## oak
Design myCPU, start of the top module:
module myCPU (
    input  wire         cpu_rst,
    input  wire         cpu_clk,
    output wire [13:0]  inst_addr,
    input  wire [31:0]  inst,
    output wire [31:0]  Bus_addr,
    input  wire [31:0]  Bus_rdata,
    output wire         Bus_wen,
    output wire [31:0]  Bus_wdata
);
Size in the first run: ~5600 cells after synthesis, about 80000 sq um of cells after synthesis.
Settings: LEC_CHECK=0, ABC_AREA=0, CAP_MARGIN=15, CELL_PAD_IN_SITES_DETAIL_PLACEMENT=2, CELL_PAD_IN_SITES_GLOBAL_PLACEMENT=3, CORE_ASPECT_RATIO=1.91, CORE_MARGIN=7, CORE_UTILIZATION=45, CTS_CLUSTER_DIAMETER=159, GPL_ROUTABILITY_DRIVEN=1, MAX_ROUTING_LAYER=met5, MIN_ROUTING_LAYER=met2, PLACE_DENSITY_LB_ADDON=0.11, SETUP_SLACK_MARGIN=1.75, SLEW_MARGIN=15, TNS_END_PERCENT=75; clock period 7.47 ns.
run.sh (not shown) runs the stock make flow with config.mk's settings and CLKGATE_MAP_FILE=.
The log for oak ends in global routing (5_1_grt) with error GRT-0116, so the run never completed.
[inputs] pine vs oak
==> flow/config.mk <==
export PLATFORM = sky130hd
export DESIGN_NAME = myCPU
export DESIGN_NICKNAME = myCPU
export VERILOG_FILES = /design/flow/design.v
export SDC_FILE = /design/flow/constraint.sdc
export NUM_CORES = 4
export LEC_CHECK = 0
export ABC_AREA = 0
export CAP_MARGIN = 15
export CELL_PAD_IN_SITES_DETAIL_PLACEMENT = 2
export CELL_PAD_IN_SITES_GLOBAL_PLACEMENT = 1
export CORE_ASPECT_RATIO = 0.91
export CORE_MARGIN = 10
export CORE_UTILIZATION = 69
export CTS_CLUSTER_DIAMETER = 159
export GPL_ROUTABILITY_DRIVEN = 1
export MIN_ROUTING_LAYER = met2
export PLACE_DENSITY_LB_ADDON = 0.11
export SETUP_SLACK_MARGIN = 0.25
export SLEW_MARGIN = 15
Notes after the runs:
- The flow ended early for pine: it failed with a tool error in detailed placement (3_5_place_dp).
- Measured against each other, oak and pine differ in routability-driven placement congestion ratio, the lower figure coming from oak.
- pine vs oak: floorplan-stage core utilization up
- As far as post-synthesis simple-gate area fraction goes, pine and oak are indistinguishable; the numbers are identical.
- Going from oak to pine, number of enable flip-flop cells has remained practically unchanged, die span in y now sits lower, die span in x climbed 58 um.
- Where standard cell core area is concerned, oak is outperformed by pine.
- Compared with oak, in pine area fraction in full adders, half adders and majority gates shows no meaningful change; standard-cell row count moved down; area of the chip decreased by 32% relative to the old numbers.
## Diff of input files: birch against pine
==> flow/config.mk <==
export PLATFORM = sky130hd
export DESIGN_NAME = myCPU
export DESIGN_NICKNAME = myCPU
export VERILOG_FILES = /design/flow/design.v
export SDC_FILE = /design/flow/constraint.sdc
export NUM_CORES = 4
export LEC_CHECK = 0
export ABC_AREA = 0
export CAP_MARGIN = 20
export CORE_MARGIN = 2
export CORE_UTILIZATION = 72
export CTS_CLUSTER_DIAMETER = 364
export CTS_CLUSTER_SIZE = 14
export PLACE_DENSITY_LB_ADDON = 0.01
export SETUP_SLACK_MARGIN = 1.41
export SLEW_MARGIN = 40
==> flow/constraint.sdc <==
create_clock -name core_clock -period 4.78 [get_ports {cpu_clk}]
set_input_delay 0.9560 -clock core_clock [delete_from_list [all_inputs] [get_ports {cpu_clk}]]
set_output_delay 0.9560 -clock core_clock [all_outputs]
set_load 0.01 [all_outputs]
[summary]
What ended birch was a tool error in global routing (5_1_grt); the run never finished. Against pine, birch reports a floorplan row count that is higher. Comparing pine and birch, the higher total die size was measured on pine. Diff pine..birch | synthesized area | unchanged. In the reports for pine and birch, the smaller initial cell density of the core belongs to pine. Standard cell core area: higher on pine.
Edits applied to the flow inputs when going from birch to maple:
==> flow/config.mk <==
export PLATFORM = sky130hd
export DESIGN_NAME = myCPU
export DESIGN_NICKNAME = myCPU
export VERILOG_FILES = /design/flow/design.v
export SDC_FILE = /design/flow/constraint.sdc
export NUM_CORES = 4
export LEC_CHECK = 0
export CAP_MARGIN = 5
export CORE_ASPECT_RATIO = 0.63
export CORE_MARGIN = 2
export CORE_UTILIZATION = 40
export CTS_CLUSTER_SIZE = 56
export GPL_TIMING_DRIVEN = 0
export MAX_ROUTING_LAYER = met4
export SLEW_MARGIN = 20
export TNS_END_PERCENT = 95
==> flow/constraint.sdc <==
create_clock -name core_clock -period 8.5 [get_ports {cpu_clk}]
set_input_delay 1.7000 -clock core_clock [delete_from_list [all_inputs] [get_ports {cpu_clk}]]
set_output_delay 1.7000 -clock core_clock [all_outputs]
set_load 0.01 [all_outputs]
==> comparison <==
birch → maple: row count climbed about 6.6%; floorplan utilization down 32 points; per-instance average area after synthesis did not really move.
Compared with birch, maple shows post-CTS repair timing setup buffer count lower by about 12%.
Status maple: flow complete, layout not clean - negative setup slack
Sort birch and maple by number of placed instances, taps included asc -> top: birch
